Design top, start of the top module:
module top(clk, rst, start,i, socin1
  ,socin2
  ,socin3
  ,socin4,
  socout1
  ,socout2
  ,socout3
  ,socout4
  ,outReady);
clock: 3.0 ns
lec_check: 0
cap_margin: 20
core_margin: 2
core_utilization: 40
place_density: 0.6
slew_margin: 20
run.sh (not shown) runs the stock make flow with config.mk's settings and CLKGATE_MAP_FILE=.
The baseline produced a layout that fails on setup timing.
Edit:
CORE_UTILIZATION = 38   (was 40)
clock period = 5.98 ns   (was 3.0 ns; I/O delays follow)
Outcome: This time the run ran to the end with no violations. Design area went down by a few percent. Flip-flop count is unchanged. Hold slack gets better by 17 ps. Count of clock-buffer cells in the layout went down by 3. Global-route usage went down by 1.3 points.
Edit:
CORE_UTILIZATION = 41   (was 38)
clock period = 4.81 ns   (was 5.98 ns; I/O delays follow)
What happened: Wire length falls by 1.5%; design area went up by 1.3%; die area falls by 7.2%; setup slack degrades by 610 ps; final cell count stays flat.

---

v49:
Starting RTL as in the previous note.
Settings: LEC_CHECK=0, ABC_AREA=1, CAP_MARGIN=30, CELL_PAD_IN_SITES_DETAIL_PLACEMENT=1, CELL_PAD_IN_SITES_GLOBAL_PLACEMENT=3, CORE_ASPECT_RATIO=0.73, CORE_MARGIN=10, CORE_UTILIZATION=48, CTS_CLUSTER_DIAMETER=167, GPL_ROUTABILITY_DRIVEN=0, GPL_TIMING_DRIVEN=0, HOLD_SLACK_MARGIN=0.02, MIN_ROUTING_LAYER=met2, PLACE_DENSITY_LB_ADDON=0.15, SETUP_SLACK_MARGIN=1.21, SLEW_MARGIN=40; clock period 5.0 ns.
v49 did not make it past global placement without I/O, where a tool error ended it.
Here is what was changed in the inputs of v50 compared with v49.
# v49
export LEC_CHECK = 0
export ABC_AREA = 1
export CAP_MARGIN = 30
export CELL_PAD_IN_SITES_DETAIL_PLACEMENT = 1
export CELL_PAD_IN_SITES_GLOBAL_PLACEMENT = 3
export CORE_ASPECT_RATIO = 0.73
export CORE_MARGIN = 10
export CORE_UTILIZATION = 48
export CTS_CLUSTER_DIAMETER = 167
export GPL_ROUTABILITY_DRIVEN = 0
export GPL_TIMING_DRIVEN = 0
export HOLD_SLACK_MARGIN = 0.02
export MIN_ROUTING_LAYER = met2
export PLACE_DENSITY_LB_ADDON = 0.15
export SETUP_SLACK_MARGIN = 1.21
export SLEW_MARGIN = 40
create_clock -name core_clock -period 5.0 [get_ports {clk}]
# v50
export LEC_CHECK = 0
export ABC_AREA = 1
export CAP_MARGIN = 20
export CELL_PAD_IN_SITES_DETAIL_PLACEMENT = 1
export CELL_PAD_IN_SITES_GLOBAL_PLACEMENT = 1
export CORE_MARGIN = 5
export CORE_UTILIZATION = 18
export CTS_CLUSTER_DIAMETER = 355
export HOLD_SLACK_MARGIN = 0.24
export SLEW_MARGIN = 20
create_clock -name core_clock -period 2.83 [get_ports {clk}]
--- outcome ---
Post-synth tally of flip-flops with integrated enable: v50 vs v49 identical
In v50 the implementation completed, yet the final layout does not meet the checks, the culprit being negative setup slack.
Placeable core region: v49 and v50 compared, lower one is v49
Lower floorplan row count was reported by v49, not v50.
From v50 to v49, number of cells in the yosys synthesis report did not move at all.
The inputs of v45 differ from those of v50 as listed below.
# v50
export LEC_CHECK = 0
export ABC_AREA = 1
export CAP_MARGIN = 20
export CELL_PAD_IN_SITES_DETAIL_PLACEMENT = 1
export CELL_PAD_IN_SITES_GLOBAL_PLACEMENT = 1
export CORE_MARGIN = 5
export CORE_UTILIZATION = 18
export CTS_CLUSTER_DIAMETER = 355
export HOLD_SLACK_MARGIN = 0.24
export SLEW_MARGIN = 20
create_clock -name core_clock -period 2.83 [get_ports {clk}]
# v45
export LEC_CHECK = 0
export CAP_MARGIN = 20
export CORE_MARGIN = 2
export CORE_UTILIZATION = 72
export PLACE_DENSITY = 0.4
export SLEW_MARGIN = 20
create_clock -name core_clock -period 2.67 [get_ports {clk}]
[summary]
Although it ran to completion, v45 produced a layout that fails the final checks because of negative setup slack. The flow completed for v50, but it is not clean: the layout still shows negative setup slack. v45 ended up with AND-OR/OR-AND gates as its largest combinational cell category by area; v50 ended up with simple AND/OR/NAND/NOR gates. Per the comparison of v45 with v50, final setup slack of the worst path now smaller, clock tree buffer count of the final layout now smaller. Compared with v50, v45 shows worst reg-to-reg path cell count higher by 3. For v45, the capture point of the worst path was z1.A6.M[12]$_DFFE_PN_, unlike v50, where it was z1.A6.M[11]$_DFFE_PN_. Per the comparison of v45 with v50, cell area dropped 0.0023 mm^2; number of global-route vias before repair dropped about 14%.
> inputs changed (v45 -> v11)
# v45
export LEC_CHECK = 0
export CAP_MARGIN = 20
export CORE_MARGIN = 2
export CORE_UTILIZATION = 72
export PLACE_DENSITY = 0.4
export SLEW_MARGIN = 20
create_clock -name core_clock -period 2.67 [get_ports {clk}]
# v11
export LEC_CHECK = 0
export CAP_MARGIN = 20
export CORE_MARGIN = 2
export CORE_UTILIZATION = 72
export CTS_CLUSTER_SIZE = 24
export SLEW_MARGIN = 20
create_clock -name core_clock -period 3.89 [get_ports {clk}]
Results
- Completing all stages was not enough for v11: its layout failed the final checks because of negative setup slack.
- Per the comparison of v11 with v45, antenna diode instance count closely matched the old numbers, number of tap cells added at floorplan closely matched the old numbers, worst hold slack increased by 15 ps relative to the old numbers, maximum number of pins on one net before global-route repair decreased by about 50% relative to the old numbers.
- Delta (v11 minus v45): post-synthesis chip area from yosys was more or less identical, normalized max-slew margin went down by 28 points, fraction of area in registers went up by 2.3 points.

---

run A:
Starting RTL as in the previous note.
export LEC_CHECK = 0
export ABC_AREA = 0
export CAP_MARGIN = 20
export CELL_PAD_IN_SITES_DETAIL_PLACEMENT = 1
export CELL_PAD_IN_SITES_GLOBAL_PLACEMENT = 3
export CORE_ASPECT_RATIO = 0.64
export CORE_MARGIN = 5
export CORE_UTILIZATION = 18
export CTS_CLUSTER_DIAMETER = 355
export CTS_CLUSTER_SIZE = 19
export GPL_ROUTABILITY_DRIVEN = 0
export HOLD_SLACK_MARGIN = 0.24
export MAX_ROUTING_LAYER = met4
export MIN_ROUTING_LAYER = met2
export SETUP_SLACK_MARGIN = 0.37
export SLEW_MARGIN = 5
create_clock -name core_clock -period 2.83 [get_ports {clk}]
Run A: complete, dirty (negative setup slack)
Inputs modified between run A and run B:
==> flow/config.mk <==
export PLATFORM = sky130hd
export DESIGN_NAME = top
export DESIGN_NICKNAME = top
export VERILOG_FILES = /design/flow/design.v
export SDC_FILE = /design/flow/constraint.sdc
export NUM_CORES = 4
export LEC_CHECK = 0
export CAP_MARGIN = 20
export CORE_MARGIN = 2
export CORE_UTILIZATION = 65
export PLACE_DENSITY = 0.6
export SLEW_MARGIN = 20
==> flow/constraint.sdc <==
create_clock -name core_clock -period 2.67 [get_ports {clk}]
set_input_delay 0.5340 -clock core_clock [delete_from_list [all_inputs] [get_ports {clk}]]
set_output_delay 0.5340 -clock core_clock [all_outputs]
set_load 0.01 [all_outputs]
Findings:
- The final report for run B shows a completed flow and a layout that fails verification, specifically negative setup slack.
- From run A to run B the numbers moved as follows: wire length of the first global-routing pass now sits lower, cell area shows a reduction of about 7.5%, largest stage delay on the critical path rose by 0.05 ns.
- Reported for run A and run B, number of flip-flops and latches in the synthesized netlist turned out identical to the last digit.
- Run B vs. run A: minimum clock period after layout grew by 0.017 ns; proportion of synthesized chip area in sequential cells held steady.

---

red:
top again, from the RTL that the note above started with.
// top
module top(clk, rst, start,i, socin1
  ,socin2
  ,socin3
  ,socin4,
  socout1
  ,socout2
  ,socout3
  ,socout4
  ,outReady);
make LEC_CHECK=0 ABC_AREA=0 CAP_MARGIN=20 CORE_MARGIN=2 CORE_UTILIZATION=72 CTS_CLUSTER_DIAMETER=357 CTS_CLUSTER_SIZE=24 PLACE_DENSITY=0.95 SETUP_SLACK_MARGIN=-0.26 SLEW_MARGIN=20 finish   # period 3.82 ns
red had finished all stages when the layout checks came back failing, citing setup timing.
## Diff of input files: blue against red
Settings: a deleted ABC_AREA that had been 0; a change of CORE_UTILIZATION from 72 to 40; a deleted SETUP_SLACK_MARGIN that had been -0.26; a change of PLACE_DENSITY from 0.95 to 0.6; a deleted CTS_CLUSTER_DIAMETER that had been 357; a deleted CTS_CLUSTER_SIZE that had been 24; a change of the clock period (ns, I/O delays scaled along) from 3.82 to 4.81.
Notes after the runs:
- When blue is measured against red, its number of failing setup endpoints in the final timing report turns out 8 lower.
- blue | status: complete | timing, DRC, antenna: pass
- Cell depth of the worst setup path in blue is 1 higher than in red
- Final non-filler cell area for blue: about 2% up relative to red
- The clock latency reported for the late side of the worst-skew pair was comparable across red and blue.
- Relative to red, part of the cycle the worst path needs has decreased by 33 points in blue.
- Diff red..blue | synthesized chip area reported by yosys | unchanged
Input-level comparison between green and blue:
Settings: putting SETUP_SLACK_MARGIN at 0.75 where nothing was set; clearing PLACE_DENSITY, which used to be 0.6; putting PLACE_DENSITY_LB_ADDON at 0.2 where nothing was set; putting CTS_CLUSTER_SIZE at 31 where nothing was set; putting ABC_AREA at 1 where nothing was set; swapping 40 for 72 in CORE_UTILIZATION; swapping 4.81 for 2.87 in the clock period (ns, I/O delays scaled along).
--- outcome ---
The final report for green shows a completed flow and a layout that fails verification, specifically capacitance limit, slew limit, setup timing. Relative to blue, number of nets in the final layout has gone up in green. Measured against green, the non-clock buffer count of blue comes out at 0.26 times the reference value. Looking at shortest period the worst path allows across both flows, green is the stronger of the two, with blue trailing. Cmp green vs blue: final clock period utilization by the worst path higher in green. Diff green..blue | number of synthesized flops with an enable pin | unchanged.
[inputs] orange vs green
Settings: SETUP_SLACK_MARGIN removed (was 0.75); CTS_CLUSTER_SIZE changed from 31 to 26; the clock period (ns, I/O delays scaled along) changed from 2.87 to 4.05.
[summary]
- [orange] flow finished | final checks: failed | reasons: setup timing
- The run showing the smaller cell count is orange.
- Per the comparison of orange with green, worst setup slack went up 1.32 ns; met3 track demand over resource in global routing went down 3.3 points.
What purple does differently from orange at the input level:
Settings: CTS_CLUSTER_DIAMETER newly set to 358; SETUP_SLACK_MARGIN newly set to 0.71; the clock period (ns, I/O delays scaled along) changed from 4.05 to 2.67.
--- outcome ---
purple finished all stages; however, its layout fails the closing checks, the failures being setup timing.
Cell total after placement: purple vs orange up 125
Comparing critical path depth for orange and purple, the smaller number came from orange.
Fmax | purple vs orange | purple slower
[compare] base=orange new=purple: number of antenna violations at the first check in global routing rose 1; total setup violations reported at the end of the flow went up 10; global-route usage over all layers now sits higher.
Reported for orange and purple, die area turned out identical to the last digit.
Vias: purple more than orange
